**flow/config.mk**
```make
export PLATFORM = sky130hd
export DESIGN_NAME = top
export DESIGN_NICKNAME = top
export VERILOG_FILES = /design/flow/design.v
export SDC_FILE = /design/flow/constraint.sdc
export NUM_CORES = 4
export LEC_CHECK = 0
export CAP_MARGIN = 20
export CORE_MARGIN = 2
export CORE_UTILIZATION = 72
export CTS_CLUSTER_SIZE = 80
export PLACE_DENSITY_LB_ADDON = 0.0
export SETUP_SLACK_MARGIN = 1.57
export SLEW_MARGIN = 35
```
**flow/constraint.sdc**
```tcl
create_clock -name core_clock -period 11.0 [get_ports {clk}]
set_input_delay 2.2000 -clock core_clock [delete_from_list [all_inputs] [get_ports {clk}]]
set_output_delay 2.2000 -clock core_clock [all_outputs]
set_load 0.01 [all_outputs]
```
**flow/design.v**
```verilog
module top(
    input logic clk,         
    input logic rst,         
    output logic RGB_R,      
    output logic RGB_G,      
    output logic RGB_B       
);
    localparam CLK_FREQ = 12_000_000;  
    localparam PWM_RESOLUTION = 8;   
    localparam PWM_MAX = (1 << PWM_RESOLUTION) - 1;   
    localparam PWM_CYCLES = 256;   
    localparam DEGREES_MAX = 360;
    localparam CYCLES_PER_DEGREE = CLK_FREQ / DEGREES_MAX;   
    typedef enum logic [1:0] {
        STATE_PWM_COUNT,
        STATE_DEGREE_COUNT,
        STATE_HSV_CALC,
        STATE_PWM_OUTPUT
    } state_t;
    logic [PWM_RESOLUTION-1:0] pwm_counter;
    logic [PWM_RESOLUTION-1:0] red_pwm_value, green_pwm_value, blue_pwm_value;
    logic [31:0] degree_counter;
    logic [8:0] current_degree;
    state_t current_state;
    state_t next_state;
    always_ff @(posedge clk) begin
        if (rst) current_state <= STATE_PWM_COUNT;
        else current_state <= next_state;
    end
    always_comb begin  
        case (current_state)
            STATE_PWM_COUNT: begin
                if (degree_counter == CYCLES_PER_DEGREE - 1) begin
                    next_state = STATE_DEGREE_COUNT;
                end else begin
                    next_state = STATE_PWM_COUNT;
                end
            end
            STATE_DEGREE_COUNT: begin
                next_state = STATE_HSV_CALC;
            end
            STATE_HSV_CALC: begin
                next_state = STATE_PWM_OUTPUT;
            end
            STATE_PWM_OUTPUT: begin
                next_state = STATE_PWM_COUNT;
            end
            default: begin
                next_state = STATE_PWM_COUNT;
            end
        endcase
    end
    always_ff @(posedge clk) begin
        if (rst) begin
            pwm_counter <= 0;
            degree_counter <= 0;
            current_degree <= 0;
            red_pwm_value <= 0;
            green_pwm_value <= 0;
            blue_pwm_value <= 0;
        end else
        case (current_state)
            STATE_PWM_COUNT: begin
                pwm_counter <= pwm_counter + 1;                
                if (degree_counter == CYCLES_PER_DEGREE - 1) begin
                    degree_counter <= 0;
                end else begin
                    degree_counter <= degree_counter + 1;
                end
            end
            STATE_DEGREE_COUNT: begin
                if (current_degree == DEGREES_MAX - 1) begin
                    current_degree <= 0;
                end else begin
                    current_degree <= current_degree + 1;
                end
            end
            STATE_HSV_CALC: begin
                if (current_degree < 60) begin
                    red_pwm_value <= PWM_MAX;
                end else if (current_degree < 120) begin
                    red_pwm_value <= PWM_MAX - ((current_degree - 60) * PWM_MAX / 60);
                end else if (current_degree < 240) begin
                    red_pwm_value <= 0;
                end else if (current_degree < 300) begin
                    red_pwm_value <= (current_degree - 240) * PWM_MAX / 60;
                end else begin
                    red_pwm_value <= PWM_MAX;
                end
                if (current_degree < 60) begin
                    green_pwm_value <= current_degree * PWM_MAX / 60;
                end else if (current_degree < 180) begin
                    green_pwm_value <= PWM_MAX;
                end else if (current_degree < 240) begin
                    green_pwm_value <= PWM_MAX - ((current_degree - 180) * PWM_MAX / 60);
                end else begin
                    green_pwm_value <= 0;
                end
                if (current_degree < 120) begin
                    blue_pwm_value <= 0;
                end else if (current_degree < 180) begin
                    blue_pwm_value <= (current_degree - 120) * PWM_MAX / 60;
                end else if (current_degree < 300) begin
                    blue_pwm_value <= PWM_MAX;
                end else begin
                    blue_pwm_value <= PWM_MAX - ((current_degree - 300) * PWM_MAX / 60);
                end
            end
            STATE_PWM_OUTPUT: begin
            end
        endcase
    end
    assign RGB_R = (pwm_counter > red_pwm_value) ? 1'b1 : 1'b0;
    assign RGB_G = (pwm_counter > green_pwm_value) ? 1'b1 : 1'b0;
    assign RGB_B = (pwm_counter > blue_pwm_value) ? 1'b1 : 1'b0;
endmodule
```
**flow/run.sh**
```bash
#!/bin/bash
# the make line also repeats each setting of config.mk as NAME=value (left out here)
make -C /OpenROAD-flow-scripts/flow DESIGN_CONFIG=/design/flow/config.mk WORK_HOME=/design/flow/orfs CLKGATE_MAP_FILE= finish
```
==> deck_impl_summary.md, run 1 <==
Physical Implementation Snapshot

Synthesis
  – Mapped Nets: 2876
  – Top cells by count: inv_1, ha_1, fa_1
  – Number of synthesized register bits: 77
  – Yosys stat cell total: 2413
  – Aoi share: 21.0%
  – Count leader, synth: inv_1
  – Yosys stat chip area: 19700 µm²
  – Yosys warning tally: 1
  – Post-synthesis sequential area ratio: 7.82%
  – Synth cell types: 108
  – Cell area leaders: fa_1, ha_1, inv_1
  – Synth Area in Simple Gates: 14.1%
  – Mux area share: 1.74%
  – Synth logic family: adder cells
  – Xor+xnor area frac: 7.20%
  – FFs w/ async S/R, synth: 0%
  – Cells after synthesis: 2413
  – Top cell type's share of synthesized area: 23.0%
  – Syn_area_per_cell: 8.17 µm²
  – Most area-hungry cell type in the Yosys netlist: fa_1
  – Post-synth EDFFs: 0
  – Fa+ha+maj area frac: 37.9%
  – Most used flip-flop cell: dfxtp_1
  – Cell Area, Synth: 19700 µm²

Clock network
  – H-tree depth: 3
  – Sink Count: 77
  – Num CTS Buffers: 9
  – Root buf cell: clkbuf_16
  – Clock Path Buffers: 2
  – Post-CTS Hold Buffers: 0

Run status
  – First Error: [ERROR GRT-0232] Routing congestion too high. Check the congestion heatmap in the GUI.
  – Status: did not finish
  – Fail Step: 5_1_grt

GRT
  – Gr usage total: 71.4%
  – Grt ovf: 3

Die
  – Io pins: 5
  – # rows: 60
  – Die Y: 169 µm
  – Core Util at FP: 73.3%
  – Die X: 169 µm
  – Total core area: 26900 µm²
  – Die Area: 28700 µm²

Placed design
  – Hpwl dp: 49500 µm
  – Placed cells: 2832
  – PortBufs: 4
  – DP Area: 21600 µm²
  – Routability cong.: 1.05
  – Pre-CTS setup slack: -0.141 ns
==> per-stage QoR <==
step                      util [%]  total power (µW)
after floorplan                  -               310
after global placement        80.3               319
after detailed placement      80.4               321
after CTS                     87.9               609
==> what timing repair did <==
| item | 4_1_cts |
|---|---|
| hold endpoints to repair | 0 |
| endpoints found under the setup margin | 20 |
| resized | 184 |
| setup buffers | 103 |
| pin swaps | 106 |
| gates cloned | 0 |
==> layer usage <==
| metal | GRT usage (%) | GRT overflow |
|---|---|---|
| met3 | 55.5 | 0 |
| met2 | 90.9 | 2 |
| met5 | 29.0 | 0 |
| met4 | 67.8 | 1 |
| met1 | 70.1 | 0 |
==> run 2: changes to the inputs <==
- ABC_AREA: not set -> 1
- CTS_CLUSTER_SIZE: 80 -> 88
- PLACE_DENSITY: not set -> 0.78
- PLACE_DENSITY_LB_ADDON: 0.0 -> not set
- SETUP_SLACK_MARGIN: 1.57 -> -0.76
- SLEW_MARGIN: 35 -> 20
- clock period: 11.0 -> 10.8 ns (I/O delays scaled with it)
==> run 2 against run 1 <==
  * The layout now fails its checks (negative setup slack)
  * Synthesized area shrank 0.65%
  * Synthesized cell count is 14% higher
  * Die size decreased by 0.64%
==> deck_impl_summary.md, run 2 <==
Flow Results at a Glance

Layout
  – Filler cells: 2032
  – Post-Layout Cell Count: 3142
  – Nets: 3259
  – Register area: 1560 µm²
  – Comb area: 15600 µm²
  – Area Growth Syn to Fin: 7.24%

Power
  – Static Leakage: 0.0108 µW
  – Sequential share of power: 46.2%
  – Seq. pwr: 287 µW
  – Sw Share: 26.3%
  – Logic pwr share: 4.8%
  – Dominant power group: clock
  – Logic power comb: 29.9 µW
  – P_clk: 304 µW
  – Final Power: 621 µW
  – Clock share of power: 49.0%
  – Worst vdd ir: 68.7 µV
  – NetSw: 163 µW
  – PD cells: 29.6 nW/µm²
  – Int Pwr: 458 µW

Die
  – Die Area: 28500 µm² (-0.64%)
  – Total core area: 26800 µm² (-0.28%)
  – # rows: 60 (unchanged)
  – Core Util at FP: 73.0% (-0.27 points)
  – Die Y: 169 µm (-0.32%)
  – Io pins: 5 (unchanged)
  – Die X: 169 µm (-0.32%)

Placed design
  – Routability cong.: 1.06 (+0.41%)
  – PortBufs: 4 (unchanged)
  – Hpwl dp: 47100 µm (-4.9%)
  – Placed cells: 3106 (+9.7%)

Clock network
  – Sink Count: 77 (unchanged)
  – Late-Pin Clk Latency: 0.36 ns
  – Num CTS Buffers: 9 (unchanged)
  – H-tree depth: 3 (unchanged)
  – Worst-path clk slew: 0.07 ns
  – Root buf cell: clkbuf_16
  – TritonCTS clock tree: yes
  – Clock Path Buffers: 2 (unchanged)

Critical path
  – FF-to-FF setup slack: -0.1 ns
  – Crit path to: green_pwm_value[0]$_SDFFE_PP0P_
  – R2R Path End: green_pwm_value[0]$_SDFFE_PP0P_
  – FF-to-FF Start: current_degree[3]$_SDFFE_PP0P_
  – Crit path required time: 11.01 ns
  – Critical path's slowest cell: fa_1
  – Setup crit end kind: register
  – Critical path depth: 72
  – Crit path arrival time: 11.11 ns
  – Critical-path maximum fanout: 9
  – Most common cell on crit path: nand2_1
  – Crit path buffers/inverters: 8
  – Setup CP Type: register to register
  – Worst Setup SP: current_degree[3]$_SDFFE_PP0P_
  – CP delay by family, top: simple AND/OR/NAND/NOR gates
  – Critical Path Start Type: register
  – Max stage delay on crit path: 0.53 ns
  – Cells on worst reg2reg path: 72

Timing
  – Worst Clk Skew: 0.0175 ns
  – Setup_tns: -0.330 ns
  – Final Hold Violation Tally: 0
  – Final WS setup: -0.0971 ns
  – Final Setup Violations: 5
  – Slew HR: 30.9%
  – Final Max Tran Viols: 0
  – Period utilisation layout: 101%
  – Crit path time final: 10.90 ns
  – Slew of the pin with the lowest slew margin: 1.03 ns
  – Maximum clock rate: 0.0918 GHz

Synthesis
  – Top cells by count: inv_1, nand2_1, ha_1
  – Mapped Nets: 3213 (+12%)
  – Xor+xnor area frac: 5.09% (-2.1 points)
  – FFs w/ async S/R, synth: 0% (unchanged)
  – Most used flip-flop cell: dfxtp_1
  – Syn_area_per_cell: 7.12 µm² (-13%)
  – Post-synth EDFFs: 0 (unchanged)
  – Cells after synthesis: 2750 (+14%)
  – Fa+ha+maj area frac: 38.1% (+0.20 points)
  – Yosys stat cell total: 2750 (+14%)
  – Cell Area, Synth: 19600 µm² (-0.65%)
  – Aoi share: 11.0% (-10 points)
  – Yosys warning tally: 1 (unchanged)
  – Top cell type's share of synthesized area: 23.1% (+0.15 points)
  – Synth cell types: 61 (-44%)
  – Cell area leaders: fa_1, ha_1, inv_1
  – Synth Area in Simple Gates: 23.6% (+9.5 points)
  – Synth logic family: adder cells
  – Post-synthesis sequential area ratio: 7.87% (+0.051 points)
  – Mux area share: 0.205% (-1.5 points)
  – Most area-hungry cell type in the Yosys netlist: fa_1
  – Number of synthesized register bits: 77 (unchanged)
  – Count leader, synth: inv_1
  – Yosys stat chip area: 19600 µm² (-0.65%)

Route
  – ANT cells: 0
  – Via count: 18500
  – Routed Antenna Nets: 0
  – Aggregate routed wire length: 56600 µm
  – Residual DRC count: 0
  – First-iteration detailed-routing DRC count: 1777
  – Drt first pass iters: 8
  – Wire length per cell: 18.0 µm
  – Vias per cell: 5.89

Run
  – Tool warnings: 62
  – Max cap viols: 0

GRT
  – Grt ovf: 0
  – Number of global-route vias before repair: 18200
  – Initial antenna violation count: 0
  – Pin count of the biggest net entering global routing: 40
  – First-pass GRT wire length: 91600 µm
  – Gr usage total: 40.5%

Run status
  – Status: failed layout checks
  – SO Faults: negative setup slack

Hold path
  – Hold depth: 2
  – Hold path start: current_state[3]$_DFF_P_
  – Hold crit path type: register to register
  – Min-Delay Endpoint: current_state[0]$_DFF_P_
## run 2: metal layers
metal / wire length, µm / vias to the layer above / GRT usage [%]
met5: 0 / - / 0
met4: 3060 / 0 / 17.9
met3: 4970 / 191 / 7.11
met2: 25600 / 858 / 66.2
met1: 23000 / 8777 / 53.0
li1: - / 8672 / -
## run 2: repair_timing
| action | 4_1_cts | 5_1_grt |
|---|---|---|
| buffers inserted | 0 | 25 |
| setup endpoints to repair | 0 | 9 |
| gates resized | 0 | 89 |
| hold buffers | 0 | 0 |
## run 2: final cells by class
type                            count  share of cell area [%]
Clock buffer                        9                    1.07
Clock inverter                      7                   0.316
Inverter                          670                    12.1
Multi-Input combinational cell   1957                    74.1
Sequential cell                    77                    7.43
Tap cell                          341                    2.03
Timing Repair Buffer               81                    2.98
## run 2: stage by stage
step           utilization [%]  hold slack, ns  worst slack [ns]  instance area (µm²)
2_1_floorplan                -           0.390             0.762                19600
3_3_place_gp              75.5           0.393            0.0303                20200
3_5_place_dp              75.5           0.397            -0.361                20200
4_1_cts                   76.6           0.412            -0.442                20500
5_1_grt                   78.3           0.433            -0.822                21000
6_report                  78.3           0.411           -0.0971                21000
==> run 3: changes to the inputs <==
- CAP_MARGIN: 20 -> 40
- CELL_PAD_IN_SITES_DETAIL_PLACEMENT: not set -> 2
- CORE_UTILIZATION: 72 -> 26
- CTS_CLUSTER_SIZE: 88 -> not set
- GPL_ROUTABILITY_DRIVEN: not set -> 0
- HOLD_SLACK_MARGIN: not set -> 0.07
- MAX_ROUTING_LAYER: not set -> met4
- MIN_ROUTING_LAYER: not set -> met2
- PLACE_DENSITY: 0.78 -> 0.62
- SETUP_SLACK_MARGIN: -0.76 -> 1.99
- TNS_END_PERCENT: not set -> 80
- clock period: 10.8 -> 10.2 ns (I/O delays scaled with it)
==> run 3 against run 2 <==
  * The run now fails in 5_1_grt
  * Synthesized cell count unchanged
  * Synthesized area unchanged
  * Die size increased to 2.7 times the previous value
==> deck_impl_summary.md, run 3 <==
Physical Implementation Snapshot

Run status
  – Status: did not finish
  – Fail Step: 5_1_grt
  – First Error: [ERROR GRT-0116] Global routing finished with congestion. Check the congestion regions in the DRC Viewer.

Die
  – # rows: 100 (+67%)
  – Die Area: 77500 µm² (+170%)
  – Io pins: 5 (unchanged)
  – Core Util at FP: 26.3% (-47 points)
  – Total core area: 74400 µm² (+180%)
  – Die X: 278 µm (+65%)
  – Die Y: 278 µm (+65%)

GRT
  – Gr usage total: 69.0%
  – Grt ovf: 753

Synthesis
  – Post-synth EDFFs: 0 (unchanged)
  – Mux area share: 0.205% (unchanged)
  – Post-synthesis sequential area ratio: 7.87% (unchanged)
  – Yosys warning tally: 1 (unchanged)
  – Xor+xnor area frac: 5.09% (unchanged)
  – Yosys stat chip area: 19600 µm² (unchanged)
  – Fa+ha+maj area frac: 38.1% (unchanged)
  – Synth logic family: adder cells
  – Cells after synthesis: 2750 (unchanged)
  – Synth cell types: 61 (unchanged)
  – Syn_area_per_cell: 7.12 µm² (unchanged)
  – Most area-hungry cell type in the Yosys netlist: fa_1
  – Most used flip-flop cell: dfxtp_1
  – Top cell type's share of synthesized area: 23.1% (unchanged)
  – Synth Area in Simple Gates: 23.6% (unchanged)
  – Cell Area, Synth: 19600 µm² (unchanged)
  – Number of synthesized register bits: 77 (unchanged)
  – Top cells by count: inv_1, nand2_1, ha_1
  – Aoi share: 11.0% (unchanged)
  – FFs w/ async S/R, synth: 0% (unchanged)
  – Yosys stat cell total: 2750 (unchanged)
  – Count leader, synth: inv_1
  – Cell area leaders: fa_1, ha_1, inv_1
  – Mapped Nets: 3213 (unchanged)

Placed design
  – Pre-CTS setup slack: -2.85 ns (-2.49 ns)
  – Hpwl dp: 92300 µm (+96%)
  – PortBufs: 4 (unchanged)

Clock network
  – H-tree depth: 3 (unchanged)
  – Sink Count: 77 (unchanged)
  – Clock Path Buffers: 2 (unchanged)
  – Num CTS Buffers: 9 (unchanged)
  – Root buf cell: clkbuf_16
  – Post-CTS Hold Buffers: 0 (unchanged)
run 3: layer usage:
layer,GRT overflow,global-route usage (%)
met3,455,74.0
met2,171,73.3
met1,-,-
met4,127,51.4
met5,-,-
run 3: metrics by stage:
stage                     setup TNS, ns  util [%]  instances  total power, µW  instance area [µm²]
after floorplan                       0         -       2750              329                20400
after global placement           -0.352      29.7       3771              340                22100
after detailed placement         -30.51      29.7       3772              344                22100
after CTS                         -7.54      33.0       3869              696                24600
run 3: what timing repair did:
action / in CTS
pin swaps: 139
gates resized: 370
hold endpoints to repair: 0
setup buffers: 81
setup endpoints to repair: 24
==> run 4: changes to the inputs <==
- ABC_AREA: 1 -> not set
- CAP_MARGIN: 40 -> 20
- CELL_PAD_IN_SITES_DETAIL_PLACEMENT: 2 -> not set
- CORE_ASPECT_RATIO: not set -> 1.37
- CORE_UTILIZATION: 26 -> 72
- CTS_CLUSTER_DIAMETER: not set -> 157
- CTS_CLUSTER_SIZE: not set -> 100
- GPL_ROUTABILITY_DRIVEN: 0 -> not set
- HOLD_SLACK_MARGIN: 0.07 -> not set
- MAX_ROUTING_LAYER: met4 -> not set
- MIN_ROUTING_LAYER: met2 -> not set
- PLACE_DENSITY: 0.62 -> not set
- SETUP_SLACK_MARGIN: 1.99 -> not set
- TNS_END_PERCENT: 80 -> 25
- clock period: 10.2 -> 14.0 ns (I/O delays scaled with it)
==> run 4 against run 3 <==
  * The run now finishes clean
  * Die size is 63% lower
  * Synthesized cell count is 12% lower
  * Synthesized area is 0.65% higher
==> deck_impl_summary.md, run 4 <==
Flow Results at a Glance

Synthesis
  – Most used flip-flop cell: dfxtp_1
  – Synth cell types: 108 (+77%)
  – Fa+ha+maj area frac: 37.9% (-0.20 points)
  – Syn_area_per_cell: 8.17 µm² (+15%)
  – Yosys stat chip area: 19700 µm² (+0.65%)
  – Post-synth EDFFs: 0 (unchanged)
  – Post-synthesis sequential area ratio: 7.82% (-0.051 points)
  – Top cells by count: inv_1, ha_1, fa_1
  – Number of synthesized register bits: 77 (unchanged)
  – Yosys warning tally: 1 (unchanged)
  – Synth Area in Simple Gates: 14.1% (-9.5 points)
  – FFs w/ async S/R, synth: 0% (unchanged)
  – Count leader, synth: inv_1
  – Aoi share: 21.0% (+10 points)
  – Mapped Nets: 2876 (-10%)
  – Cells after synthesis: 2413 (-12%)
  – Cell area leaders: fa_1, ha_1, inv_1
  – Yosys stat cell total: 2413 (-12%)
  – Xor+xnor area frac: 7.20% (+2.1 points)
  – Cell Area, Synth: 19700 µm² (+0.65%)
  – Most area-hungry cell type in the Yosys netlist: fa_1
  – Mux area share: 1.74% (+1.5 points)
  – Top cell type's share of synthesized area: 23.0% (-0.15 points)
  – Synth logic family: adder cells

Clock network
  – Num CTS Buffers: 9 (unchanged)
  – Post-CTS Setup Bufs: 0 (-100%)
  – TritonCTS clock tree: yes
  – Late-Pin Clk Latency: 0.37 ns
  – Worst-path clk slew: 0.07 ns
  – Clock Path Buffers: 2 (unchanged)
  – H-tree depth: 3 (unchanged)
  – Sink Count: 77 (unchanged)
  – Root buf cell: clkbuf_16

Timing
  – Setup_tns: 0 ns
  – Crit path time final: 13.07 ns
  – Final Max Tran Viols: 0
  – Final WS setup: 0.927 ns
  – Slew of the pin with the lowest slew margin: 1.10 ns
  – Slew HR: 25.8%
  – Final Setup Violations: 0
  – Maximum clock rate: 0.0765 GHz
  – Final Hold Violation Tally: 0
  – Period utilisation layout: 93.4%
  – Worst Clk Skew: 0.0155 ns
  – Unrepaired setup endpoints after global routing: false

Power
  – NetSw: 130 µW
  – Clock share of power: 54.1%
  – Sw Share: 23.9%
  – Int Pwr: 414 µW
  – Logic power comb: 26.8 µW
  – Dominant power group: clock
  – P_clk: 294 µW
  – Logic pwr share: 4.9%
  – PD cells: 26.5 nW/µm²
  – Worst vdd ir: 56.4 µV
  – Seq. pwr: 223 µW
  – Static Leakage: 0.00956 µW
  – Final Power: 543 µW
  – Sequential share of power: 41.0%

Critical path
  – Worst Setup SP: current_degree[6]$_SDFFE_PP0P_
  – Critical Path Start Type: register
  – Crit path to: blue_pwm_value[0]$_SDFFE_PP0P_
  – Most common cell on crit path: inv_1
  – Crit path required time: 14.25 ns
  – Critical path's slowest cell: a2111oi_4
  – FF-to-FF setup slack: 0.93 ns
  – Critical path depth: 42
  – Crit path arrival time: 13.33 ns
  – FF-to-FF Start: current_degree[6]$_SDFFE_PP0P_
  – CP delay by family, top: AND-OR/OR-AND gates
  – Cells on worst reg2reg path: 42
  – Crit path buffers/inverters: 8
  – R2R Path End: blue_pwm_value[0]$_SDFFE_PP0P_
  – Critical-path maximum fanout: 19
  – Max stage delay on crit path: 0.63 ns
  – Setup CP Type: register to register
  – Setup crit end kind: register

Layout
  – Comb area: 16200 µm²
  – Post-Layout Cell Count: 2756
  – Area Growth Syn to Fin: 4.13%
  – Register area: 1540 µm²
  – Nets: 2854
  – Filler cells: 1946

GRT
  – Gr usage total: 42.1%
  – Grt ovf: 0
  – First-pass GRT wire length: 94600 µm
  – Pin count of the biggest net entering global routing: 41
  – Number of global-route vias before repair: 18500
  – Initial antenna violation count: 0

Placed design
  – Pre-CTS setup slack: 0.876 ns (+3.72 ns)
  – PortBufs: 4 (unchanged)
  – Routability cong.: 1.08
  – Placed cells: 2739 (-27%)
  – Hpwl dp: 49500 µm (-46%)

Route
  – Residual DRC count: 0
  – ANT cells: 0
  – Aggregate routed wire length: 60000 µm
  – Vias per cell: 6.51
  – Drt first pass iters: 6
  – Wire length per cell: 21.8 µm
  – First-iteration detailed-routing DRC count: 1520
  – Routed Antenna Nets: 0
  – Via count: 17900

Die
  – Die Area: 28700 µm² (-63%)
  – Core Util at FP: 73.5% (+47 points)
  – Die X: 145 µm (-48%)
  – Total core area: 26800 µm² (-64%)
  – # rows: 70 (-30%)
  – Die Y: 198 µm (-29%)
  – Io pins: 5 (unchanged)

Hold path
  – Hold crit path type: register to register
  – Hold path start: blue_pwm_value[6]$_SDFFE_PP0P_
  – Min-Delay Endpoint: blue_pwm_value[6]$_SDFFE_PP0P_
  – Hold depth: 2

Run
  – Max cap viols: 0
  – Tool warnings: 62

Run status
  – Status: finished clean
-- run 4: repair_timing --
action / CTS / global route
hold buffers: 0 / 0
resized: 0 / 2
endpoints found under the setup margin: 0 / 6
-- run 4: routing by layer --
metal  wire (µm)  vias up  track usage (%)
li1            -     8145                -
met1       21500     8566             45.9
met2       28400      907             71.9
met3        4420      317             7.02
met4        5670        0             35.1
met5           0        -                0
-- run 4: layout make-up --
cell class,instances,share of cell area [%]
Timing Repair Buffer,33,1.26
Sequential cell,77,7.52
Clock buffer,10,1.16
Tap cell,360,2.20
Multi-Input combinational cell,1806,78.8
Clock inverter,6,0.573
Inverter,464,8.49
-- run 4: per-stage QoR --
stage                     hold slack [ns]  cell area (µm²)  util (%)
after detailed placement            0.459            20100      75.2
after floorplan                     0.390            19700         -
final                               0.469            20500      76.6
after CTS                           0.471            20500      76.5
after global routing                0.484            20500      76.6
after global placement              0.456            20100      75.2
==> run 5: changes to the inputs <==
- ABC_AREA: not set -> 1
- CORE_ASPECT_RATIO: 1.37 -> not set
- CTS_CLUSTER_DIAMETER: 157 -> not set
- CTS_CLUSTER_SIZE: 100 -> not set
- PLACE_DENSITY: not set -> 0.43
- TNS_END_PERCENT: 25 -> not set
- clock period: 14.0 -> 8.78 ns (I/O delays scaled with it)
==> run 5 against run 4 <==
  * The run now fails in 5_1_grt
  * Die size is 0.69% lower
  * Synthesized area is 0.65% lower
  * Synthesized cell count is 14% higher
==> deck_impl_summary.md, run 5 <==
Physical Implementation Snapshot

Clock network
  – Root buf cell: clkbuf_16
  – Sink Count: 77 (unchanged)
  – H-tree depth: 3 (unchanged)
  – Num CTS Buffers: 9 (unchanged)
  – Post-CTS Hold Buffers: 0 (unchanged)
  – Clock Path Buffers: 2 (unchanged)

Placed design
  – Placed cells: 3499 (+28%)
  – Hpwl dp: 56800 µm (+15%)
  – Routability cong.: 1.07 (-0.83%)
  – PortBufs: 4 (unchanged)

Run status
  – First Error: [ERROR GRT-0116] Global routing finished with congestion. Check the congestion regions in the DRC Viewer.
  – Fail Step: 5_1_grt
  – Status: did not finish

Synthesis
  – Yosys warning tally: 1 (unchanged)
  – Yosys stat cell total: 2750 (+14%)
  – FFs w/ async S/R, synth: 0% (unchanged)
  – Cell area leaders: fa_1, ha_1, inv_1
  – Mux area share: 0.205% (-1.5 points)
  – Number of synthesized register bits: 77 (unchanged)
  – Aoi share: 11.0% (-10 points)
  – Cell Area, Synth: 19600 µm² (-0.65%)
  – Most used flip-flop cell: dfxtp_1
  – Count leader, synth: inv_1
  – Top cell type's share of synthesized area: 23.1% (+0.15 points)
  – Xor+xnor area frac: 5.09% (-2.1 points)
  – Yosys stat chip area: 19600 µm² (-0.65%)
  – Synth logic family: adder cells
  – Syn_area_per_cell: 7.12 µm² (-13%)
  – Synth Area in Simple Gates: 23.6% (+9.5 points)
  – Top cells by count: inv_1, nand2_1, ha_1
  – Post-synth EDFFs: 0 (unchanged)
  – Post-synthesis sequential area ratio: 7.87% (+0.051 points)
  – Synth cell types: 61 (-44%)
  – Mapped Nets: 3213 (+12%)
  – Cells after synthesis: 2750 (+14%)
  – Fa+ha+maj area frac: 38.1% (+0.20 points)
  – Most area-hungry cell type in the Yosys netlist: fa_1

Die
  – Io pins: 5 (unchanged)
  – Die X: 169 µm (+16%)
  – Die Y: 169 µm (-15%)
  – Die Area: 28500 µm² (-0.69%)
  – Core Util at FP: 73.0% (-0.48 points)
  – Total core area: 26800 µm² (unchanged)
  – # rows: 60 (-14%)

GRT
  – Grt ovf: 347
  – Gr usage total: 86.9%
-- run 5: metal layers --
layer / GRT overflow / track usage [%]
met5: 0 / 42.4
met4: 127 / 94.1
met3: 6 / 75.5
met2: 200 / 101
met1: 14 / 82.8
-- run 5: per-stage QoR --
step / setup slack (ns) / cell area, µm² / power, µW
detailed placement: -1.93 / 24000 / 395
CTS: -1.34 / 25700 / 816
global placement: -1.07 / 24000 / 393
floorplan: -0.582 / 20400 / 382
-- run 5: what timing repair did --
item / in CTS
resized: 253
endpoints found under the setup margin: 18
pin swaps: 131
buffers inserted: 49
hold endpoints to repair: 0
==> run 6: changes to the inputs <==
- ABC_AREA: 1 -> 0
- CAP_MARGIN: 20 -> 5
- CELL_PAD_IN_SITES_DETAIL_PLACEMENT: not set -> 0
- CORE_ASPECT_RATIO: not set -> 1.29
- CORE_UTILIZATION: 72 -> 23
- GPL_ROUTABILITY_DRIVEN: not set -> 0
- HOLD_SLACK_MARGIN: not set -> 0.07
- MAX_ROUTING_LAYER: not set -> met4
- MIN_ROUTING_LAYER: not set -> met1
- PLACE_DENSITY: 0.43 -> 0.62
- SETUP_SLACK_MARGIN: not set -> -0.18
- SLEW_MARGIN: 20 -> 5
- TNS_END_PERCENT: not set -> 80
- clock period: 8.78 -> 18.1 ns (I/O delays scaled with it)
==> run 6 against run 5 <==
  * The run now finishes clean
  * Synthesized cell count fell by 12%
  * Die size rose to 3.1 times the previous value
  * Synthesized area rose by 0.65%
==> deck_impl_summary.md, run 6 <==
Flow Results at a Glance

Synthesis
  – Top cells by count: inv_1, ha_1, fa_1
  – Synth logic family: adder cells
  – Cell Area, Synth: 19700 µm² (+0.65%)
  – Xor+xnor area frac: 7.20% (+2.1 points)
  – Most area-hungry cell type in the Yosys netlist: fa_1
  – Fa+ha+maj area frac: 37.9% (-0.20 points)
  – Yosys stat chip area: 19700 µm² (+0.65%)
  – Mapped Nets: 2876 (-10%)
  – Mux area share: 1.74% (+1.5 points)
  – Cells after synthesis: 2413 (-12%)
  – Synth cell types: 108 (+77%)
  – Count leader, synth: inv_1
  – Post-synthesis sequential area ratio: 7.82% (-0.051 points)
  – Aoi share: 21.0% (+10 points)
  – Yosys stat cell total: 2413 (-12%)
  – Cell area leaders: fa_1, ha_1, inv_1
  – FFs w/ async S/R, synth: 0% (unchanged)
  – Syn_area_per_cell: 8.17 µm² (+15%)
  – Top cell type's share of synthesized area: 23.0% (-0.15 points)
  – Post-synth EDFFs: 0 (unchanged)
  – Number of synthesized register bits: 77 (unchanged)
  – Most used flip-flop cell: dfxtp_1
  – Yosys warning tally: 1 (unchanged)
  – Synth Area in Simple Gates: 14.1% (-9.5 points)

Timing
  – Final Setup Violations: 0
  – Slew of the pin with the lowest slew margin: 1.10 ns
  – Setup_tns: 0 ns
  – Slew HR: 26.7%
  – Maximum clock rate: 0.0749 GHz
  – Final Hold Violation Tally: 0
  – Worst Clk Skew: 0.0177 ns
  – Unrepaired setup endpoints after global routing: false
  – Crit path time final: 13.35 ns
  – Final Max Tran Viols: 0
  – Period utilisation layout: 73.7%

GRT
  – Pin count of the biggest net entering global routing: 41
  – Gr usage total: 13.3%
  – First-pass GRT wire length: 90700 µm
  – Number of global-route vias before repair: 16600
  – Initial antenna violation count: 0
  – Grt ovf: 0

Power
  – P_clk: 194 µW
  – PD cells: 18.1 nW/µm²
  – Sw Share: 24.9%
  – Clock share of power: 50.3%
  – Int Pwr: 290 µW
  – NetSw: 95.9 µW
  – Seq. pwr: 172 µW
  – Sequential share of power: 44.6%
  – Dominant power group: clock
  – Logic power comb: 19.7 µW
  – Logic pwr share: 5.1%
  – Static Leakage: 0.00952 µW
  – Worst vdd ir: 37.9 µV

Route
  – Aggregate routed wire length: 56800 µm
  – Via count: 16800
  – Drt first pass iters: 7
  – Residual DRC count: 0
  – Wire length per cell: 16.2 µm
  – ANT cells: 0
  – Routed Antenna Nets: 0
  – Vias per cell: 4.80
  – First-iteration detailed-routing DRC count: 1190

Critical path
  – Critical path depth: 42
  – Max stage delay on crit path: 0.91 ns
  – FF-to-FF setup slack: 4.75 ns
  – FF-to-FF Start: current_degree[5]$_SDFFE_PP0P_
  – Crit path arrival time: 13.58 ns
  – Critical-path maximum fanout: 19
  – Crit path buffers/inverters: 5
  – CP delay by family, top: AND-OR/OR-AND gates
  – Setup CP Type: register to register
  – R2R Path End: blue_pwm_value[0]$_SDFFE_PP0P_
  – Critical path's slowest cell: dfxtp_1
  – Crit path required time: 18.33 ns
  – Cells on worst reg2reg path: 42
  – Crit path to: blue_pwm_value[0]$_SDFFE_PP0P_
  – Setup crit end kind: register
  – Critical Path Start Type: register
  – Worst Setup SP: current_degree[5]$_SDFFE_PP0P_

Placed design
  – Placed cells: 3482 (-0.49%)
  – Hpwl dp: 48300 µm (-15%)
  – PortBufs: 4 (unchanged)

Clock network
  – Sink Count: 77 (unchanged)
  – Post-cts resize count: 0 (-100%)
  – H-tree depth: 3 (unchanged)
  – Post-CTS Hold Buffers: 0 (unchanged)
  – Worst-path clk slew: 0.07 ns
  – Post-CTS Setup Bufs: 0 (-100%)
  – TritonCTS clock tree: yes
  – Num CTS Buffers: 9 (unchanged)
  – Root buf cell: clkbuf_16
  – Clock Path Buffers: 2 (unchanged)
  – Late-Pin Clk Latency: 0.35 ns

Layout
  – Area Growth Syn to Fin: 8.45%
  – Filler cells: 9155
  – Nets: 2849
  – Post-Layout Cell Count: 3498

Die
  – Die X: 262 µm (+55%)
  – Core Util at FP: 23.3% (-50 points)
  – # rows: 121 (+100%)
  – Die Area: 88000 µm² (+210%)
  – Io pins: 5 (unchanged)
  – Total core area: 84600 µm² (+220%)
  – Die Y: 336 µm (+99%)

Hold path
  – Min-Delay Endpoint: current_state[0]$_DFF_P_
  – Hold depth: 2
  – Hold path start: current_state[3]$_DFF_P_
  – Hold crit path type: register to register

Run
  – Max cap viols: 0
  – Tool warnings: 60

Run status
  – Status: finished clean
run 6: layer usage:
metal / vias to the layer above / global-route usage [%] / routed length, µm
li1: 8128 / - / -
met1: 8047 / 15.8 / 23600
met2: 495 / 22.2 / 27100
met3: 137 / 1.16 / 2400
met4: 0 / 7.23 / 3720
met5: - / - / 0
run 6: metrics by stage:
stage | cell area [µm²] | util [%] | hold slack [ns] | setup WS (ns) | total power, µW
after CTS | 21400 | 25.2 | 0.403 | 4.87 | 391
after global placement | 21100 | 24.9 | 0.398 | 5.12 | 196
after global routing | 21400 | 25.2 | 0.415 | 3.78 | 401
after floorplan | 19700 | - | 0.390 | 6.41 | 189
after detailed placement | 21100 | 24.9 | 0.396 | 4.92 | 196
final | 21400 | 25.2 | 0.402 | 4.75 | 386
run 6: final cells by class:
type / instances / area, µm² / area share, %
Clock buffer: 9 / 225 / 1.05
Clock inverter: 7 / 92.6 / 0.433
Inverter: 464 / 1740 / 8.15
Multi-Input combinational cell: 1806 / 16200 / 75.6
Sequential cell: 77 / 1540 / 7.21
Tap cell: 1107 / 1390 / 6.48
Timing Repair Buffer: 28 / 220 / 1.03
==> run 7: changes to the inputs <==
- ABC_AREA: 0 -> not set
- CAP_MARGIN: 5 -> 35
- CELL_PAD_IN_SITES_GLOBAL_PLACEMENT: not set -> 1
- CORE_ASPECT_RATIO: 1.29 -> not set
- CORE_UTILIZATION: 23 -> 67
- GPL_ROUTABILITY_DRIVEN: 0 -> not set
- HOLD_SLACK_MARGIN: 0.07 -> not set
- MIN_ROUTING_LAYER: met1 -> not set
- PLACE_DENSITY: 0.62 -> 0.44
- SETUP_SLACK_MARGIN: -0.18 -> not set
- SLEW_MARGIN: 5 -> 20
- TNS_END_PERCENT: 80 -> not set
- clock period: 18.1 -> 14.4 ns (I/O delays scaled with it)
==> run 7 against run 6 <==
  * Still clean on timing, DRC and antenna
  * Synthesized area unchanged
  * Maximum frequency up 1.1%
  * Die size down 65%
  * Clock skew down 0.0084 ns
  * Combinational power up 28%
  * Clock power up 34%
  * Core utilization up 46 points
  * Hold slack better by 0.026 ns
  * Routed wire length down 5.3%
==> deck_impl_summary.md, run 7 <==
Flow Results at a Glance

Run status
  – Status: finished clean

GRT
  – Grt ovf: 0 (unchanged)
  – Gr usage total: 36.8% (+23 points)
  – Number of global-route vias before repair: 17000 (+2.4%)
  – Pin count of the biggest net entering global routing: 41 (unchanged)
  – First-pass GRT wire length: 87500 µm (-3.6%)
  – Initial antenna violation count: 0 (unchanged)

Critical path
  – CP delay by family, top: AND-OR/OR-AND gates
  – Crit path buffers/inverters: 7 (+2)
  – Setup CP Type: register to register
  – Cells on worst reg2reg path: 39 (-7.1%)
  – Critical Path Start Type: register
  – FF-to-FF setup slack: 1.19 ns (-3.56 ns)
  – Crit path to: blue_pwm_value[0]$_SDFFE_PP0P_
  – Worst Setup SP: current_degree[2]$_SDFFE_PP0P_
  – FF-to-FF Start: current_degree[2]$_SDFFE_PP0P_
  – Crit path required time: 14.65 ns (-3.68 ns)
  – Critical path depth: 39 (-7.1%)
  – Critical path's slowest cell: dfxtp_1
  – Setup crit end kind: register
  – Critical-path maximum fanout: 18 (-1)
  – Most common cell on crit path: inv_1
  – Max stage delay on crit path: 0.86 ns (-0.05 ns)
  – R2R Path End: blue_pwm_value[0]$_SDFFE_PP0P_
  – Crit path arrival time: 13.45 ns (-0.13 ns)

Die
  – Io pins: 5 (unchanged)
  – # rows: 62 (-49%)
  – Core Util at FP: 68.3% (+45 points)
  – Die Y: 175 µm (-48%)
  – Die X: 175 µm (-33%)
  – Total core area: 28900 µm² (-66%)
  – Die Area: 30800 µm² (-65%)

Timing
  – Slew of the pin with the lowest slew margin: 0.927 ns (-0.173 ns)
  – Slew HR: 38.1% (+11 points)
  – Crit path time final: 13.21 ns (-0.140 ns)
  – Setup_tns: 0 ns (unchanged)
  – Final Setup Violations: 0 (unchanged)
  – Unrepaired setup endpoints after global routing: false
  – Maximum clock rate: 0.0757 GHz (+1.1%)
  – Final Hold Violation Tally: 0 (unchanged)
  – Final Max Tran Viols: 0 (unchanged)
  – Period utilisation layout: 91.7% (+18 points)
  – Worst Clk Skew: 0.00936 ns (-0.00838 ns)

Power
  – PD cells: 24.3 nW/µm² (+35%)
  – Int Pwr: 381 µW (+31%)
  – Sw Share: 23.9% (-0.96 points)
  – Dominant power group: clock
  – Logic power comb: 25.2 µW (+28%)
  – Sequential share of power: 43.3% (-1.3 points)
  – Logic pwr share: 5.0% (about the same)
  – Final Power: 500 µW (+30%)
  – Static Leakage: 0.00957 µW (+0.51%)
  – Clock share of power: 51.7% (+1.4 points)
  – NetSw: 120 µW (+25%)
  – Worst vdd ir: 51.9 µV (+37%)
  – P_clk: 259 µW (+34%)
  – Seq. pwr: 216 µW (+26%)

Clock network
  – Late-Pin Clk Latency: 0.36 ns (about the same)
  – Clock Path Buffers: 2 (unchanged)
  – H-tree depth: 3 (unchanged)
  – Post-cts resize count: 0 (unchanged)
  – Post-CTS Setup Bufs: 0 (unchanged)
  – Post-CTS Hold Buffers: 0 (unchanged)
  – Root buf cell: clkbuf_16
  – Num CTS Buffers: 9 (unchanged)
  – Sink Count: 77 (unchanged)
  – TritonCTS clock tree: yes
  – Worst-path clk slew: 0.07 ns (about the same)

Route
  – Residual DRC count: 0 (unchanged)
  – Drt first pass iters: 6 (-1)
  – Vias per cell: 6.20 (+29%)
  – Routed Antenna Nets: 0 (unchanged)
  – First-iteration detailed-routing DRC count: 1621 (+36%)
  – Aggregate routed wire length: 53800 µm (-5.3%)
  – Via count: 17200 (+2.5%)
  – ANT cells: 0 (unchanged)
  – Wire length per cell: 19.3 µm (+19%)

Synthesis
  – Syn_area_per_cell: 8.17 µm² (unchanged)
  – Number of synthesized register bits: 77 (unchanged)
  – Synth Area in Simple Gates: 14.1% (unchanged)
  – Aoi share: 21.0% (unchanged)
  – Cell area leaders: fa_1, ha_1, inv_1
  – Most area-hungry cell type in the Yosys netlist: fa_1
  – Top cells by count: inv_1, ha_1, fa_1
  – Fa+ha+maj area frac: 37.9% (unchanged)
  – Synth cell types: 108 (unchanged)
  – Synth logic family: adder cells
  – Yosys stat cell total: 2413 (unchanged)
  – Post-synthesis sequential area ratio: 7.82% (unchanged)
  – Xor+xnor area frac: 7.20% (unchanged)
  – Cell Area, Synth: 19700 µm² (unchanged)
  – Yosys warning tally: 1 (unchanged)
  – Top cell type's share of synthesized area: 23.0% (unchanged)
  – Post-synth EDFFs: 0 (unchanged)
  – Cells after synthesis: 2413 (unchanged)
  – Mux area share: 1.74% (unchanged)
  – Mapped Nets: 2876 (unchanged)
  – Yosys stat chip area: 19700 µm² (unchanged)
  – FFs w/ async S/R, synth: 0% (unchanged)
  – Count leader, synth: inv_1
  – Most used flip-flop cell: dfxtp_1

Run
  – Max cap viols: 0 (unchanged)
  – Tool warnings: 64 (+6.7%)

Hold path
  – Hold path start: current_state[3]$_DFF_P_
  – Hold depth: 2 (unchanged)
  – Hold crit path type: register to register
  – Min-Delay Endpoint: current_state[0]$_DFF_P_

Layout
  – Nets: 2855 (+0.21%)
  – Area Growth Syn to Fin: 4.32%

Placed design
  – PortBufs: 4 (unchanged)
  – Routability cong.: 1.04
  – Hpwl dp: 44700 µm (-7.4%)
[run 7: layout make-up]
class / count / area, µm²
fillers: 2373 / 8300
flip-flops and latches: 77 / 1540
inverters: 464 / 1740
repair buffers: 34 / 298
clock buffers: 9 / 225
multi-input cells: 1806 / 16200
clock inverters: 7 / 103
well taps: 384 / 480
[run 7: layer usage]
metal | share of wire, % | GRT usage (%) | vias up
li1 | - | - | 8163
met5 | 0 | - | -
met4 | 5.4 | 16.3 | 0
met3 | 7.3 | 6.06 | 158
met2 | 45 | 58.1 | 684
met1 | 42 | 46.8 | 8224
[run 7: metrics by stage]
stage,util [%],setup WS (ns),area (µm²),instances,hold WS (ns)
floorplan,-,2.71,19700,2413,0.390
global placement,69.8,1.58,20100,2758,0.403
detailed placement,70.0,1.24,20200,2762,0.414
CTS,71.1,1.16,20500,2778,0.434
global route,71.2,0.364,20600,2781,0.452
finish,71.2,1.19,20600,2781,0.428
==> run 8: changes to the inputs <==
- CAP_MARGIN: 35 -> 20
- CELL_PAD_IN_SITES_DETAIL_PLACEMENT: 0 -> not set
- CELL_PAD_IN_SITES_GLOBAL_PLACEMENT: 1 -> not set
- CORE_ASPECT_RATIO: not set -> 0.5
- CORE_UTILIZATION: 67 -> 40
- CTS_CLUSTER_DIAMETER: not set -> 174
- CTS_CLUSTER_SIZE: not set -> 92
- MAX_ROUTING_LAYER: met4 -> not set
- PLACE_DENSITY: 0.44 -> not set
- clock period: 14.4 -> 14.0 ns (I/O delays scaled with it)
==> run 8 against run 7 <==
  * Hold slack worse by 0.014 ns
  * Highest routed layer unchanged
  * Non-clock buffer count unchanged
  * First-iteration DRC count is 14% lower
  * Combinational power increased by 7%
  * Flip-flop count unchanged
  * Global-route usage shrank 15 points
==> deck_impl_summary.md, run 8 <==
Flow Results at a Glance

Critical path
  – Critical path's slowest cell: a2111oi_1
  – Setup CP Type: register to register
  – Critical path depth: 42 (+7.7%)
  – Crit path to: blue_pwm_value[0]$_SDFFE_PP0P_
  – Crit path required time: 14.25 ns (-0.40 ns)
  – Setup crit end kind: register
  – Crit path buffers/inverters: 7 (unchanged)
  – Crit path arrival time: 13.06 ns (-0.39 ns)
  – CP delay by family, top: AND-OR/OR-AND gates
  – FF-to-FF Start: current_degree[4]$_SDFFE_PP0P_
  – Critical Path Start Type: register
  – FF-to-FF setup slack: 1.19 ns (about the same)
  – Cells on worst reg2reg path: 42 (+7.7%)
  – Max stage delay on crit path: 0.64 ns (-0.22 ns)
  – Worst Setup SP: current_degree[4]$_SDFFE_PP0P_
  – Critical-path maximum fanout: 13 (-5)
  – Most common cell on crit path: inv_1
  – R2R Path End: blue_pwm_value[0]$_SDFFE_PP0P_

Clock network
  – Num CTS Buffers: 9 (unchanged)
  – Post-CTS Hold Buffers: 0 (unchanged)
  – Worst-path clk slew: 0.09 ns (+0.02 ns)
  – Root buf cell: clkbuf_16
  – TritonCTS clock tree: yes
  – Post-CTS Setup Bufs: 0 (unchanged)
  – Post-cts resize count: 0 (unchanged)
  – H-tree depth: 3 (unchanged)
  – Clock Path Buffers: 2 (unchanged)
  – Sink Count: 77 (unchanged)
  – Late-Pin Clk Latency: 0.37 ns (about the same)

Power
  – Sequential share of power: 43.4% (about the same)
  – NetSw: 138 µW (+15%)
  – Seq. pwr: 223 µW (+3%)
  – Int Pwr: 375 µW (-1.5%)
  – Worst vdd ir: 48.5 µV (-6.6%)
  – Clock share of power: 51.4% (-0.3 points)
  – PD cells: 24.6 nW/µm² (+1.1%)
  – Dominant power group: clock
  – P_clk: 263 µW (+2%)
  – Sw Share: 26.9% (+3.0 points)
  – Logic pwr share: 5.3% (+0.3 points)
  – Logic power comb: 27.0 µW (+7%)
  – Static Leakage: 0.00955 µW (-0.19%)

Timing
  – Hold_ws: 0.414 ns (-0.0144 ns)
  – Crit path time final: 12.81 ns (-0.395 ns)
  – Worst Clk Skew: 0.0250 ns (+0.0156 ns)
  – Period utilisation layout: 91.5% (-0.20 points)
  – Slew HR: 26.1% (-12 points)
  – Maximum clock rate: 0.0781 GHz (+3.1%)
  – Unrepaired setup endpoints after global routing: false
  – Final Max Tran Viols: 0 (unchanged)
  – Setup_tns: 0 ns (unchanged)
  – Final Setup Violations: 0 (unchanged)
  – Final Hold Violation Tally: 0 (unchanged)
  – Slew of the pin with the lowest slew margin: 1.10 ns (+0.170 ns)

Placed design
  – Placed cells: 3030 (+9.7%)
  – Hpwl dp: 46500 µm (+4.0%)
  – PortBufs: 4 (unchanged)
  – Routability cong.: 0.948 (-9.0%)
  – DP Area: 20500 µm² (+1.6%)

Synthesis
  – Aoi share: 21.0% (unchanged)
  – Mux area share: 1.74% (unchanged)
  – Xor+xnor area frac: 7.20% (unchanged)
  – Count leader, synth: inv_1
  – Synth logic family: adder cells
  – Cells after synthesis: 2413 (unchanged)
  – Yosys stat cell total: 2413 (unchanged)
  – Synth Area in Simple Gates: 14.1% (unchanged)
  – FFs w/ async S/R, synth: 0% (unchanged)
  – Post-synthesis sequential area ratio: 7.82% (unchanged)
  – Most used flip-flop cell: dfxtp_1
  – Syn_area_per_cell: 8.17 µm² (unchanged)
  – Cell area leaders: fa_1, ha_1, inv_1
  – Cell Area, Synth: 19700 µm² (unchanged)
  – Fa+ha+maj area frac: 37.9% (unchanged)
  – Yosys warning tally: 1 (unchanged)
  – Top cell type's share of synthesized area: 23.0% (unchanged)
  – Number of synthesized register bits: 77 (unchanged)
  – Mapped Nets: 2876 (unchanged)
  – Top cells by count: inv_1, ha_1, fa_1
  – Most area-hungry cell type in the Yosys netlist: fa_1
  – Yosys stat chip area: 19700 µm² (unchanged)
  – Post-synth EDFFs: 0 (unchanged)
  – Synth cell types: 108 (unchanged)

Hold path
  – Hold crit path type: register to register
  – Min-Delay Endpoint: current_state[0]$_DFF_P_
  – Hold depth: 2 (unchanged)
  – Hold path start: current_state[3]$_DFF_P_

Die
  – Total core area: 48600 µm² (+68%)
  – Die Y: 161 µm (-8.3%)
  – Core Util at FP: 40.6% (-28 points)
  – Die Area: 51200 µm² (+66%)
  – # rows: 57 (-8.1%)
  – Io pins: 5 (unchanged)
  – Die X: 318 µm (+81%)

Run status
  – Status: finished clean

GRT
  – Initial antenna violation count: 2 (+2)
  – First-pass GRT wire length: 89500 µm (+2.2%)
  – Grt ovf: 0 (unchanged)
  – Gr usage total: 22.0% (-15 points)
  – Number of global-route vias before repair: 16300 (-4.6%)
  – Pin count of the biggest net entering global routing: 41 (unchanged)

Route
  – Via count: 16900 (-1.9%)
  – Routed Antenna Nets: 0 (unchanged)
  – Residual DRC count: 0 (unchanged)
  – Vias per cell: 5.55 (-10%)
  – Aggregate routed wire length: 56000 µm (+4.1%)
  – Drt first pass iters: 7 (+1)
  – Wire length per cell: 18.4 µm (-5.0%)
  – First-iteration detailed-routing DRC count: 1394 (-14%)
  – ANT cells: 0 (unchanged)

Layout
  – Nets: 2855 (unchanged)
  – Post-Layout Cell Count: 3046 (+9.5%)
  – Util after Layout: 42.9% (-28 points)
  – Final instance area: 20800 µm² (+1.4%)
  – Area Growth Syn to Fin: 5.80%

Run
  – Tool warnings: 60 (-6.3%)
  – Max cap viols: 0 (unchanged)
-- run 8: layout make-up --
type                       count  area (µm²)
tap                          649         812
clock inverter                 7        91.3
fill                        4847       27700
sequential                    77        1540
inverter                     464        1740
timing repair buffer          34         265
clock buffer                   9         225
multi-input combinational   1806       16200
-- run 8: stage by stage --
step	power (µW)	setup slack, ns
detailed placement	255	1.34
finish	513	1.19
global placement	254	1.66
global route	531	0.278
CTS	519	1.32
floorplan	244	2.31
-- run 8: per-layer routing --
layer	GRT usage (%)	vias up	wire length (µm)
met3	3.86	59	4320
li1	-	8149	-
met4	4.78	0	1010
met1	32.2	8165	26900
met2	34.0	521	23800
met5	0	-	0
==> run 9: changes to the inputs <==
- ABC_AREA: not set -> 1
- CORE_ASPECT_RATIO: 0.5 -> 0.69
- CORE_UTILIZATION: 40 -> 72
- CTS_CLUSTER_DIAMETER: 174 -> 398
- CTS_CLUSTER_SIZE: 92 -> 98
- PLACE_DENSITY: not set -> 0.4
- SETUP_SLACK_MARGIN: not set -> 1.49
- clock period: 14.0 -> 5.07 ns (I/O delays scaled with it)
==> run 9 against run 8 <==
  * Die size is 44% lower
  * Synthesized area is 0.65% lower
  * Synthesized cell count is 14% higher
  * The run now fails in 4_1_cts
==> deck_impl_summary.md, run 9 <==
Physical Implementation Snapshot

Die
  – Die X: 203 µm (-36%)
  – Die Y: 141 µm (-12%)
  – Total core area: 26900 µm² (-45%)
  – Core Util at FP: 72.8% (+32 points)
  – # rows: 50 (-12%)
  – Die Area: 28500 µm² (-44%)
  – Io pins: 5 (unchanged)

Run status
  – Fail Step: 4_1_cts
  – Status: did not finish
  – First Error: [ERROR DPL-0033] detailed placement checks failed during check placement.

Synthesis
  – Cell area leaders: fa_1, ha_1, inv_1
  – Top cells by count: inv_1, nand2_1, ha_1
  – Top cell type's share of synthesized area: 23.1% (+0.15 points)
  – Yosys warning tally: 1 (unchanged)
  – Synth Area in Simple Gates: 23.6% (+9.5 points)
  – Post-synth EDFFs: 0 (unchanged)
  – Yosys stat cell total: 2750 (+14%)
  – Syn_area_per_cell: 7.12 µm² (-13%)
  – FFs w/ async S/R, synth: 0% (unchanged)
  – Mapped Nets: 3213 (+12%)
  – Mux area share: 0.205% (-1.5 points)
  – Yosys stat chip area: 19600 µm² (-0.65%)
  – Count leader, synth: inv_1
  – Cell Area, Synth: 19600 µm² (-0.65%)
  – Synth logic family: adder cells
  – Most used flip-flop cell: dfxtp_1
  – Post-synthesis sequential area ratio: 7.87% (+0.051 points)
  – Fa+ha+maj area frac: 38.1% (+0.20 points)
  – Xor+xnor area frac: 5.09% (-2.1 points)
  – Synth cell types: 61 (-44%)
  – Most area-hungry cell type in the Yosys netlist: fa_1
  – Cells after synthesis: 2750 (+14%)
  – Number of synthesized register bits: 77 (unchanged)
  – Aoi share: 11.0% (-10 points)

Placed design
  – Hpwl dp: 65200 µm (+40%)
  – Pre-CTS setup slack: -5.71 ns (-7.06 ns)
  – Routability cong.: 1.09 (+15%)
  – PortBufs: 4 (unchanged)
## run 9: metrics by stage
step	hold WS, ns	instance area (µm²)	instances
after floorplan	0.390	20400	2750
after global placement	0.406	24700	3604
after detailed placement	0.435	24700	3604
==> run 10: changes to the inputs <==
- ABC_AREA: 1 -> not set
- CORE_ASPECT_RATIO: 0.69 -> not set
- CTS_CLUSTER_DIAMETER: 398 -> 363
- CTS_CLUSTER_SIZE: 98 -> 81
- HOLD_SLACK_MARGIN: not set -> 0.29
- PLACE_DENSITY: 0.4 -> not set
- PLACE_DENSITY_LB_ADDON: not set -> 0.0
- SETUP_SLACK_MARGIN: 1.49 -> not set
- TNS_END_PERCENT: not set -> 5
- clock period: 5.07 -> 10.2 ns (I/O delays scaled with it)
==> run 10 against run 9 <==
  * Synthesized area is 0.65% higher
  * Synthesized cell count is 12% lower
  * Die size increased by 0.56%
  * The flow stops in 5_1_grt
==> deck_impl_summary.md, run 10 <==
Physical Implementation Snapshot

Run status
  – Status: did not finish
  – Fail Step: 5_1_grt
  – First Error: [ERROR GRT-0116] Global routing finished with congestion. Check the congestion regions in the DRC Viewer.

Synthesis
  – Number of synthesized register bits: 77 (unchanged)
  – Top cell type's share of synthesized area: 23.0% (-0.15 points)
  – Cell area leaders: fa_1, ha_1, inv_1
  – Post-synth EDFFs: 0 (unchanged)
  – Yosys stat cell total: 2413 (-12%)
  – Syn_area_per_cell: 8.17 µm² (+15%)
  – Cells after synthesis: 2413 (-12%)
  – Most used flip-flop cell: dfxtp_1
  – Yosys warning tally: 1 (unchanged)
  – Synth cell types: 108 (+77%)
  – Cell Area, Synth: 19700 µm² (+0.65%)
  – Post-synthesis sequential area ratio: 7.82% (-0.051 points)
  – Count leader, synth: inv_1
  – Mux area share: 1.74% (+1.5 points)
  – Xor+xnor area frac: 7.20% (+2.1 points)
  – Most area-hungry cell type in the Yosys netlist: fa_1
  – Fa+ha+maj area frac: 37.9% (-0.20 points)
  – FFs w/ async S/R, synth: 0% (unchanged)
  – Synth Area in Simple Gates: 14.1% (-9.5 points)
  – Aoi share: 21.0% (+10 points)
  – Yosys stat chip area: 19700 µm² (+0.65%)
  – Top cells by count: inv_1, ha_1, fa_1
  – Mapped Nets: 2876 (-10%)
  – Synth logic family: adder cells

GRT
  – Gr usage total: 56.2%
  – Grt ovf: 5

Clock network
  – Clock Path Buffers: 2
  – Num CTS Buffers: 9
  – Root buf cell: clkbuf_16
  – Post-CTS Hold Buffers: 0
  – Sink Count: 77
  – H-tree depth: 3

Die
  – Die Area: 28700 µm² (+0.56%)
  – Io pins: 5 (unchanged)
  – Die Y: 169 µm (+20%)
  – # rows: 60 (+20%)
  – Die X: 169 µm (-16%)
  – Core Util at FP: 73.3% (+0.54 points)
  – Total core area: 26900 µm² (about the same)

Placed design
  – Pre-CTS setup slack: -0.806 ns (+4.91 ns)
  – Routability cong.: 1.15 (+5.3%)
  – Hpwl dp: 56600 µm (-13%)
  – PortBufs: 4 (unchanged)
[run 10: metal layers]
metal / overflow / GRT usage [%]
met1: 0 / 59.3
met5: 0 / 8.52
met4: 3 / 47.0
met3: 0 / 29.0
met2: 2 / 82.6
[run 10: per-stage QoR]
stage	hold slack [ns]	instance area (µm²)	util, %	instances
global placement	0.399	23600	87.6	3095
floorplan	0.390	20300	-	2413
CTS	0.451	24300	90.6	3133
detailed placement	0.411	23600	87.6	3095
[run 10: timing repair]
action | in CTS
setup endpoints to repair | 12
gates resized | 66
pin swaps | 30
setup buffers | 22
==> run 11: changes to the inputs <==
- CTS_CLUSTER_DIAMETER: 363 -> 391
- CTS_CLUSTER_SIZE: 81 -> 99
- HOLD_SLACK_MARGIN: 0.29 -> not set
- PLACE_DENSITY: not set -> 0.41
- PLACE_DENSITY_LB_ADDON: 0.0 -> not set
- clock period: 10.2 -> 8.83 ns (I/O delays scaled with it)
==> run 11 against run 10 <==
  * The flow again stops in 5_1_grt
  * Synthesized area is the same
  * Die size stayed put
  * Synthesized cell count is the same
==> deck_impl_summary.md, run 11 <==
Physical Implementation Snapshot

Run status
  – Status: did not finish
  – Fail Step: 5_1_grt
  – First Error: [ERROR GRT-0116] Global routing finished with congestion. Check the congestion regions in the DRC Viewer.

Placed design
  – Hpwl dp: 62500 µm (+11%)
  – Pre-CTS setup slack: -2.47 ns (-1.67 ns)
  – DP Area: 24900 µm² (+5.7%)
  – Routability cong.: 1.14 (-0.96%)
  – Placed cells: 3266 (+5.5%)
  – PortBufs: 4 (unchanged)

Die
  – Total core area: 26900 µm² (unchanged)
  – Die X: 169 µm (unchanged)
  – Io pins: 5 (unchanged)
  – # rows: 60 (unchanged)
  – Core Util at FP: 73.3% (unchanged)
  – Die Y: 169 µm (unchanged)
  – Die Area: 28700 µm² (unchanged)

Synthesis
  – Cells after synthesis: 2413 (unchanged)
  – Mapped Nets: 2876 (unchanged)
  – Cell area leaders: fa_1, ha_1, inv_1
  – Post-synthesis sequential area ratio: 7.82% (unchanged)
  – Xor+xnor area frac: 7.20% (unchanged)
  – Yosys warning tally: 1 (unchanged)
  – Post-synth EDFFs: 0 (unchanged)
  – Most used flip-flop cell: dfxtp_1
  – Synth logic family: adder cells
  – Number of synthesized register bits: 77 (unchanged)
  – Yosys stat cell total: 2413 (unchanged)
  – Syn_area_per_cell: 8.17 µm² (unchanged)
  – Cell Area, Synth: 19700 µm² (unchanged)
  – Aoi share: 21.0% (unchanged)
  – Count leader, synth: inv_1
  – FFs w/ async S/R, synth: 0% (unchanged)
  – Mux area share: 1.74% (unchanged)
  – Yosys stat chip area: 19700 µm² (unchanged)
  – Top cell type's share of synthesized area: 23.0% (unchanged)
  – Synth Area in Simple Gates: 14.1% (unchanged)
  – Top cells by count: inv_1, ha_1, fa_1
  – Synth cell types: 108 (unchanged)
  – Fa+ha+maj area frac: 37.9% (unchanged)
  – Most area-hungry cell type in the Yosys netlist: fa_1

GRT
  – Grt ovf: 1153
  – Gr usage total: 93.2%

Clock network
  – Root buf cell: clkbuf_16
  – Sink Count: 77 (unchanged)
  – Clock Path Buffers: 2 (unchanged)
  – Num CTS Buffers: 9 (unchanged)
  – Post-CTS Hold Buffers: 0 (unchanged)
  – H-tree depth: 3 (unchanged)
[run 11: metal layers]
layer,GRT overflow,GRT usage (%)
met3,14,77.9
met1,16,86.9
met2,809,112
met5,2,48.7
met4,312,103
[run 11: repair_timing]
| action | 4_1_cts |
|---|---|
| buffers inserted | 40 |
| hold endpoints to repair | 0 |
| endpoints found under the setup margin | 24 |
| pin swaps | 69 |
| resized | 108 |
[run 11: through the flow]
step                hold WS, ns  util [%]
CTS                       0.473      96.9
detailed placement        0.419      92.6
global placement          0.398      92.6
floorplan                 0.390         -
==> run 12: changes to the inputs <==
- ABC_AREA: not set -> 0
- CAP_MARGIN: 20 -> 40
- CELL_PAD_IN_SITES_DETAIL_PLACEMENT: not set -> 0
- CTS_CLUSTER_DIAMETER: 391 -> 54
- CTS_CLUSTER_SIZE: 99 -> not set
- MAX_ROUTING_LAYER: not set -> met5
- MIN_ROUTING_LAYER: not set -> met1
- PLACE_DENSITY: 0.41 -> not set
- PLACE_DENSITY_LB_ADDON: not set -> 0.01
- SETUP_SLACK_MARGIN: not set -> 1.57
- TNS_END_PERCENT: 5 -> not set
- clock period: 8.83 -> 5.27 ns (I/O delays scaled with it)
==> run 12 against run 11 <==
  * The run fails in 4_1_cts
  * Synthesized cell count is the same
  * Die size is the same
  * Synthesized area did not move
==> deck_impl_summary.md, run 12 <==
Physical Implementation Snapshot

Synthesis
  – Cell Area, Synth: 19700 µm² (unchanged)
  – Yosys stat cell total: 2413 (unchanged)
  – Synth Area in Simple Gates: 14.1% (unchanged)
  – Most used flip-flop cell: dfxtp_1
  – FFs w/ async S/R, synth: 0% (unchanged)
  – Fa+ha+maj area frac: 37.9% (unchanged)
  – Post-synthesis sequential area ratio: 7.82% (unchanged)
  – Mux area share: 1.74% (unchanged)
  – Cells after synthesis: 2413 (unchanged)
  – Yosys stat chip area: 19700 µm² (unchanged)
  – Count leader, synth: inv_1
  – Post-synth EDFFs: 0 (unchanged)
  – Yosys warning tally: 1 (unchanged)
  – Top cell type's share of synthesized area: 23.0% (unchanged)
  – Synth logic family: adder cells
  – Most area-hungry cell type in the Yosys netlist: fa_1
  – Syn_area_per_cell: 8.17 µm² (unchanged)
  – Top cells by count: inv_1, ha_1, fa_1
  – Cell area leaders: fa_1, ha_1, inv_1
  – Mapped Nets: 2876 (unchanged)
  – Number of synthesized register bits: 77 (unchanged)
  – Aoi share: 21.0% (unchanged)
  – Synth cell types: 108 (unchanged)
  – Xor+xnor area frac: 7.20% (unchanged)

Run status
  – Fail Step: 4_1_cts
  – Status: did not finish
  – First Error: [ERROR DPL-0038] Utilization greater than 100%, impossible to legalize

Placed design
  – PortBufs: 4 (unchanged)
  – Routability cong.: 1.11 (-2.3%)
  – Hpwl dp: 67300 µm (+7.6%)

Die
  – # rows: 60 (unchanged)
  – Io pins: 5 (unchanged)
  – Die Y: 169 µm (unchanged)
  – Die Area: 28700 µm² (unchanged)
  – Total core area: 26900 µm² (unchanged)
  – Die X: 169 µm (unchanged)
  – Core Util at FP: 73.3% (unchanged)
run 12: metrics by stage:
stage | instance area (µm²) | setup slack, ns | cells
2_1_floorplan | 20400 | -5.06 | 2413
3_3_place_gp | 25300 | -5.39 | 3322
3_5_place_dp | 25300 | -5.98 | 3323
Power is estimated from default activity; no workload was simulated.
